v50:
==> flow/design.v (excerpt) <==
module cmplx_mult(
input logic clk,
input logic [10-1:0] switches,
output logic [8-1:0] LED,
output logic [6:0] HEX0,
output logic [6:0] HEX1,
output logic [6:0] HEX2,
output logic [6:0] HEX3,
output logic [6:0] HEX4,
output logic [6:0] HEX5,
output logic [6:0] HEX6,
output logic [6:0] HEX7);
logic [8-1:0] re_a, im_a, re_q, im_q;
logic [8-1:0] re_res, im_res;
logic [10-1:0] SW;
always_comb
	SW[$high(SW)-2:$low(SW)] = switches[$high(switches)-2:$low(switches)];
debounce #(.COUNT(1000)) db0
(
	.clk(clk),
	.signal_in(switches[$high(switches)]),
	.signal_out(SW[$high(SW)])
);
debounce #(.COUNT(1000)) db1
(
	.clk(clk),
	.signal_in(switches[$high(switches)-1]),
	.signal_out(SW[$high(SW)-1])
);
sm sm0 (.*);
logic signed [(2*8 -1)-1:0] re_x, im_x, re_y, im_y;
logic signed [2*(2*8 -1)-1:0] re_z, im_z;
localparam INPUT_SHIFT = (2*8 -1) - 8;
localparam OUTPUT_LOW = 2*INPUT_SHIFT -1;
localparam OUTPUT_HIGH = OUTPUT_LOW + 8 -1;
  ...
Size: roughly 110 flip-flops, about 17,000 um2 of cells after synthesis.
Settings: LEC_CHECK=0, ABC_AREA=1, CAP_MARGIN=20, CELL_PAD_IN_SITES_DETAIL_PLACEMENT=1, CELL_PAD_IN_SITES_GLOBAL_PLACEMENT=1, CORE_ASPECT_RATIO=0.92, CORE_MARGIN=2, CORE_UTILIZATION=40, CTS_CLUSTER_DIAMETER=217, MAX_ROUTING_LAYER=met4, MIN_ROUTING_LAYER=met2, SETUP_SLACK_MARGIN=2.34, SLEW_MARGIN=0, TNS_END_PERCENT=5; clock period 11.0 ns.
run.sh (not shown) runs the stock make flow with config.mk's settings and CLKGATE_MAP_FILE=.
v50 ran in full, but the layout does not pass; the checks complain about negative setup slack.
What v5 does differently from v50 at the input level:
- changing CORE_UTILIZATION from 40 to 56
- changing SLEW_MARGIN from 0 to 20
- removing MIN_ROUTING_LAYER (formerly met2)
- removing CELL_PAD_IN_SITES_DETAIL_PLACEMENT (formerly 1)
- removing TNS_END_PERCENT (formerly 5)
- removing CELL_PAD_IN_SITES_GLOBAL_PLACEMENT (formerly 1)
- removing SETUP_SLACK_MARGIN (formerly 2.34)
- removing CORE_ASPECT_RATIO (formerly 0.92)
- removing ABC_AREA (formerly 1)
- removing MAX_ROUTING_LAYER (formerly met4)
- removing CTS_CLUSTER_DIAMETER (formerly 217)
- changing the clock period (ns, I/O delays scaled along) from 11.0 to 10.5
## What came out
The flow completed for v5, but it is not clean: the layout still shows negative setup slack.
| total wire length | v5 vs v50 | 20% lower |
v5 vs v50 on number of iterations in the first detailed-routing pass: v5 is the lower one.
On final critical-path share of the clock period: between v50 and v5, it ends up higher for v5.
When v5 is set beside v50, its worst-case reg-to-reg path depth turns out to be 1 larger.
On area after synthesis: between v50 and v5, it ends up higher for v50.
Compare v50 and v5 | simple-gate area share of the yosys netlist higher: v50
v5 vs. v50: critical path depth went down by 23.
Against v50, vertical die dimension in v5 fell by more than 10%.
v50 → v5: global-route wire length before repair shrank by 18,000 um.
diff inputs: v5 => v33
- PLACE_DENSITY newly set to 0.6
- CTS_CLUSTER_SIZE newly set to 100
- CORE_UTILIZATION changed from 56 to 72
- the clock period (ns, I/O delays scaled along) changed from 10.5 to 10.0
Results
The flow ran to completion for all of v5 and v33 but v33, which stopped partway.
For v33, the flow was terminated by a tool error in 4_1_cts and produced no final design.
Status v5: flow complete, layout not clean - negative setup slack
Share of synthesized registers carrying an async set or reset: v5 vs v33 — no meaningful difference
Summary of v33 over v5: width of the die shrank by about 12%; cell area after placement shrank by 1.1%; final weighted congestion of routability-driven global placement grew by 0.060; floorplan core area shrank by 6200 um2.
Diff v5..v33 | synthesis area per yosys | unchanged
Summary of v33 over v5: floorplan core density went up, count of standard-cell rows went down, height of the die went down, number of buffer cells added on primary ports did not really move, die size went down.
The following lists how v21 was set up differently from v33:
- removing CTS_CLUSTER_SIZE (formerly 100)
- changing CORE_UTILIZATION from 72 to 56
- changing the clock period (ns, I/O delays scaled along) from 10.0 to 28.5
==> comparison <==
- The flow did not stop early for v21: all stages ran, and the layout cleared the timing, DRC and antenna checks.
- On die width: v21 sits above v33.
- Final weighted congestion of routability-driven global placement, v21 vs v33: down by a little under 10%
- Sort v21 and v33 by starting density of the core desc -> top: v33
- Taking v33 as the reference, in v21 detailed-placement wirelength estimate went down by about 34%, chip footprint went up by 28%.


The RTL this note starts from:
==> flow/design.v <==
module segdec(input logic [3:0] in, output logic [6:0] out);
	always_comb
	begin
		case (in)
			4'b0000 :
				out = 7'b0111111;  
			4'b0001 :
				out = 7'b0000110;  
			4'b0010 :
				out = 7'b1011011;  
			4'b0011 :
				out = 7'b1001111;  
			4'b0100 :
				out = 7'b1100110;  
			4'b0101 :
				out = 7'b1101101;  
			4'b0110 :
				out = 7'b1111100;  
			4'b0111 :
				out = 7'b0000111;  
			4'b1000 :
				out = 7'b1111111;  
			4'b1001 :
				out = 7'b1100111;  
			4'b1010 :
				out = 7'b1000000;
			default :
				out = 7'b0000000;
    		endcase
	end
endmodule
module bin_to_bcd(input logic [7:0] in, output logic [3:0][6:0] disp);
logic[3:0] sign_num, units, tens, hundreds;
logic[7:0] num;
logic sign;
always_comb
begin
	sign = in[$high(in)];
	if(sign)  
		num = 0 - in;
	else
		num = in;
	hundreds = num / 100;
	num = num - (hundreds)*100;  
	tens = num / 10;
	num = num - (tens)*10;  
	units = num;
end
always_comb
	if(sign)
		sign_num = 4'hA;
	else
		sign_num = 4'hF;
segdec signdec
(
	.in(sign_num),
	.out(disp[3])
);
segdec hundreddec
(
	.in(hundreds),
	.out(disp[2])
);
segdec tendec
(
	.in(tens),
	.out(disp[1])
);
segdec unitdec
(
	.in(units),
	.out(disp[0])
);
endmodule
module debounce #(parameter int COUNT=500000) (input logic clk, signal_in, output logic signal_out);
logic prev_signal;
int unsigned cnt;
always_ff @(posedge clk)
begin
	if(prev_signal != signal_in)
	begin
		cnt <= 0;  
	end
	else if(cnt >= COUNT)
	begin
		cnt <= 0;  
		signal_out <= signal_in;
	end
	else
	begin
		cnt <= cnt +1;
	end
	prev_signal <= signal_in;
end
endmodule
module read_sm(input logic clk, reset_n, handshake, run, output logic read, done);
enum {HALT, WAIT_1, WAIT_0, DONE} state;
always_ff @(posedge clk, negedge reset_n)
begin
	if(!reset_n)
	begin
		state <= HALT;
		read <= 0;
	end
	else
	begin
		read <= 0;
		unique case(state)
			HALT : if(run) state <= WAIT_1;
			WAIT_1 :
			begin
				if(handshake)
				begin
					state <= WAIT_0;
					read <= '1;  
				end
			end
			WAIT_0 : if(!handshake) state <= DONE;
			DONE : state <= HALT;
		endcase
	end
end
always_comb
	if(state == DONE)
		done = 1;
	else
		done = 0;
endmodule
module sm(input logic clk, input logic [10-1:0] SW, input logic [8-1:0] re_res, im_res, output logic [8-1:0] LED, output logic [8-1:0] re_a, im_a, re_q, im_q);
typedef enum {REAL_A, IMAG_A, REAL_Q, IMAG_Q, DISP_REAL, DISP_IMAG} stateType;
stateType state;
logic reset_n;
logic handshake;
logic [8-1:0] data_in;
always_comb
begin
	reset_n = SW[$high(SW)];
	handshake = SW[$high(SW) -1];
	data_in =  SW[$high(SW) -2 : $low(SW)];
end
logic read_run, read_trigger, read_done;
read_sm re_sm0
(
	.clk(clk),
	.reset_n(reset_n),
	.handshake(handshake),
	.run(read_run),
	.read(read_trigger),
	.done(read_done)
);
always_comb
	read_run = (state == REAL_A) || (state == IMAG_A) || (state == REAL_Q) || (state == IMAG_Q);
always_ff @(posedge clk, negedge reset_n)
begin
	if(!reset_n)
		state <= REAL_A;
	else
	begin
		unique case(state)
			REAL_A: if(read_done) state <= IMAG_A;
			IMAG_A: if(read_done) state <= REAL_Q;
			REAL_Q: if(read_done) state <= IMAG_Q;
			IMAG_Q: if(read_done) state <= DISP_REAL;
			DISP_REAL : if(handshake == 1) state <= DISP_IMAG;
			DISP_IMAG : if(handshake == 0) state <= REAL_A;
		endcase
	end
end
always_ff @(posedge clk)
begin
	if(read_trigger)
	begin
		unique case(state)
			REAL_A: re_a <= data_in;
			IMAG_A: im_a <= data_in;
			REAL_Q: re_q <= data_in;
			IMAG_Q: im_q <= data_in;
			default: ;
		endcase
	end
end
always_comb
begin
	if(state == DISP_REAL)
		LED = re_res;
	else if(state == DISP_IMAG)
		LED = im_res;
	else
		LED = '0;
end
endmodule
module mult(input logic signed [(2*8 -1)-1:0] re_x, im_x, re_y, im_y, output logic signed [2*(2*8 -1)-1:0] re_z, im_z);
logic signed [(2*8 -1)-1:0] a,b,c,d;
always_comb
begin
	a = re_x;
	b = im_x;
	c = re_y;
	d = im_y;
end
logic signed [2*(2*8 -1)-1:0] ac, bd, ad, bc;
always_comb
begin
	ac = a*c;
	bd = b*d;
	ad = a*d;
	bc = b*c;
	re_z = ac - bd;
	im_z = ad + bc;
end
endmodule
module cmplx_mult(
input logic clk,
input logic [10-1:0] switches,
output logic [8-1:0] LED,
output logic [6:0] HEX0,
output logic [6:0] HEX1,
output logic [6:0] HEX2,
output logic [6:0] HEX3,
output logic [6:0] HEX4,
output logic [6:0] HEX5,
output logic [6:0] HEX6,
output logic [6:0] HEX7);
logic [8-1:0] re_a, im_a, re_q, im_q;
logic [8-1:0] re_res, im_res;
logic [10-1:0] SW;
always_comb
	SW[$high(SW)-2:$low(SW)] = switches[$high(switches)-2:$low(switches)];
debounce #(.COUNT(1000)) db0
(
	.clk(clk),
	.signal_in(switches[$high(switches)]),
	.signal_out(SW[$high(SW)])
);
debounce #(.COUNT(1000)) db1
(
	.clk(clk),
	.signal_in(switches[$high(switches)-1]),
	.signal_out(SW[$high(SW)-1])
);
sm sm0 (.*);
logic signed [(2*8 -1)-1:0] re_x, im_x, re_y, im_y;
logic signed [2*(2*8 -1)-1:0] re_z, im_z;
localparam INPUT_SHIFT = (2*8 -1) - 8;
localparam OUTPUT_LOW = 2*INPUT_SHIFT -1;
localparam OUTPUT_HIGH = OUTPUT_LOW + 8 -1;
always_comb
begin
	re_x = $signed(re_a);
	im_x = $signed(im_a);
	re_y = $signed(re_q) << INPUT_SHIFT;
	im_y = $signed(im_q) << INPUT_SHIFT;
	re_res = re_z[OUTPUT_HIGH : OUTPUT_LOW];
	im_res = im_z[OUTPUT_HIGH : OUTPUT_LOW];
end
mult mult0
(.*);
logic [3:0][6:0] sw_hex;
always_comb
begin
	HEX0 = ~ sw_hex[0];  
	HEX1 = ~ sw_hex[1];  
	HEX2 = ~ sw_hex[2];  
	HEX3 = ~ sw_hex[3];  
end
bin_to_bcd sw_disp
(
	.in(SW[7:0]),
	.disp(sw_hex)
);
logic [3:0][6:0] led_hex;
always_comb
begin
	HEX4 = ~ led_hex[0];  
	HEX5 = ~ led_hex[1];  
	HEX6 = ~ led_hex[2];  
	HEX7 = ~ led_hex[3];  
end
bin_to_bcd led_disp
(
	.in(LED),
	.disp(led_hex)
);
endmodule
clock: 15.7 ns
lec_check: 0
cap_margin: 40
core_margin: 2
core_utilization: 69
cts_cluster_diameter: 96
cts_cluster_size: 41
gpl_timing_driven: 1
max_routing_layer: met4
place_density: 0.64
setup_slack_margin: 4.69
slew_margin: 20
Then changed:
==> flow/config.mk (replaced) <==
export PLATFORM = sky130hd
export DESIGN_NAME = cmplx_mult
export DESIGN_NICKNAME = cmplx_mult
export VERILOG_FILES = /design/flow/design.v
export SDC_FILE = /design/flow/constraint.sdc
export NUM_CORES = 4
export LEC_CHECK = 0
export CAP_MARGIN = 20
export CORE_ASPECT_RATIO = 0.5
export CORE_MARGIN = 4
export CORE_UTILIZATION = 38
export GPL_TIMING_DRIVEN = 1
export HOLD_SLACK_MARGIN = 0.13
export MAX_ROUTING_LAYER = met4
export PLACE_DENSITY = 0.68
export SETUP_SLACK_MARGIN = -0.64
export SLEW_MARGIN = 20
export TNS_END_PERCENT = 10
Effect: This time the run completed, yet does not pass: setup timing; via count fell by 17%; synthesized cell count does not change; wire length fell by 29%; register-to-register slack improved by 60 ps; final area is lower by about 12%; die area grows by about 90%.
Then changed:
--- a/flow/config.mk
+++ b/flow/config.mk
@@ -8,5 +8,6 @@
 export CAP_MARGIN = 20
-export CORE_ASPECT_RATIO = 0.5
 export CORE_MARGIN = 4
 export CORE_UTILIZATION = 38
+export CTS_CLUSTER_DIAMETER = 81
+export CTS_CLUSTER_SIZE = 99
 export GPL_TIMING_DRIVEN = 1
@@ -14,4 +15,4 @@
 export MAX_ROUTING_LAYER = met4
-export PLACE_DENSITY = 0.68
-export SETUP_SLACK_MARGIN = -0.64
+export PLACE_DENSITY = 0.95
+export SETUP_SLACK_MARGIN = -0.19
 export SLEW_MARGIN = 20
The new run went through all stages and came out clean.
Die area fell by 0.43%.
Core utilization fell by 0.48 points.
Routed wire length rose by 12%.
Then changed:
--- a/flow/config.mk
+++ b/flow/config.mk
@@ -8,6 +8,5 @@
 export CAP_MARGIN = 20
+export CORE_ASPECT_RATIO = 1.31
 export CORE_MARGIN = 4
-export CORE_UTILIZATION = 38
-export CTS_CLUSTER_DIAMETER = 81
-export CTS_CLUSTER_SIZE = 99
+export CORE_UTILIZATION = 26
 export GPL_TIMING_DRIVEN = 1
@@ -15,3 +14,3 @@
 export MAX_ROUTING_LAYER = met4
-export PLACE_DENSITY = 0.95
+export PLACE_DENSITY = 0.84
 export SETUP_SLACK_MARGIN = -0.19
The changed run ran to the end with no violations.
Setup slack improves by 83 ps.
Utilization came out lower by 13 points.
Worst hold slack stays flat.
Register-to-register slack improves by 40 ps.
Flip-flop count does not change.
Count of clock-buffer cells in the layout came out lower by 2.
Then changed:
==> flow/config.mk (replaced) <==
export PLATFORM = sky130hd
export DESIGN_NAME = cmplx_mult
export DESIGN_NICKNAME = cmplx_mult
export VERILOG_FILES = /design/flow/design.v
export SDC_FILE = /design/flow/constraint.sdc
export NUM_CORES = 4
export LEC_CHECK = 0
export CAP_MARGIN = 20
export CORE_MARGIN = 2
export CORE_UTILIZATION = 72
export PLACE_DENSITY = 0.66
export SLEW_MARGIN = 20
==> flow/constraint.sdc (replaced) <==
create_clock -name core_clock -period 14.4 [get_ports {clk}]
set_input_delay 2.8800 -clock core_clock [delete_from_list [all_inputs] [get_ports {clk}]]
set_output_delay 2.8800 -clock core_clock [all_outputs]
set_load 0.01 [all_outputs]
The new run stopped in 5_1_grt, error GRT-0232; area after synthesis is unchanged; synthesized cell count stays the same; die size fell by 64%.
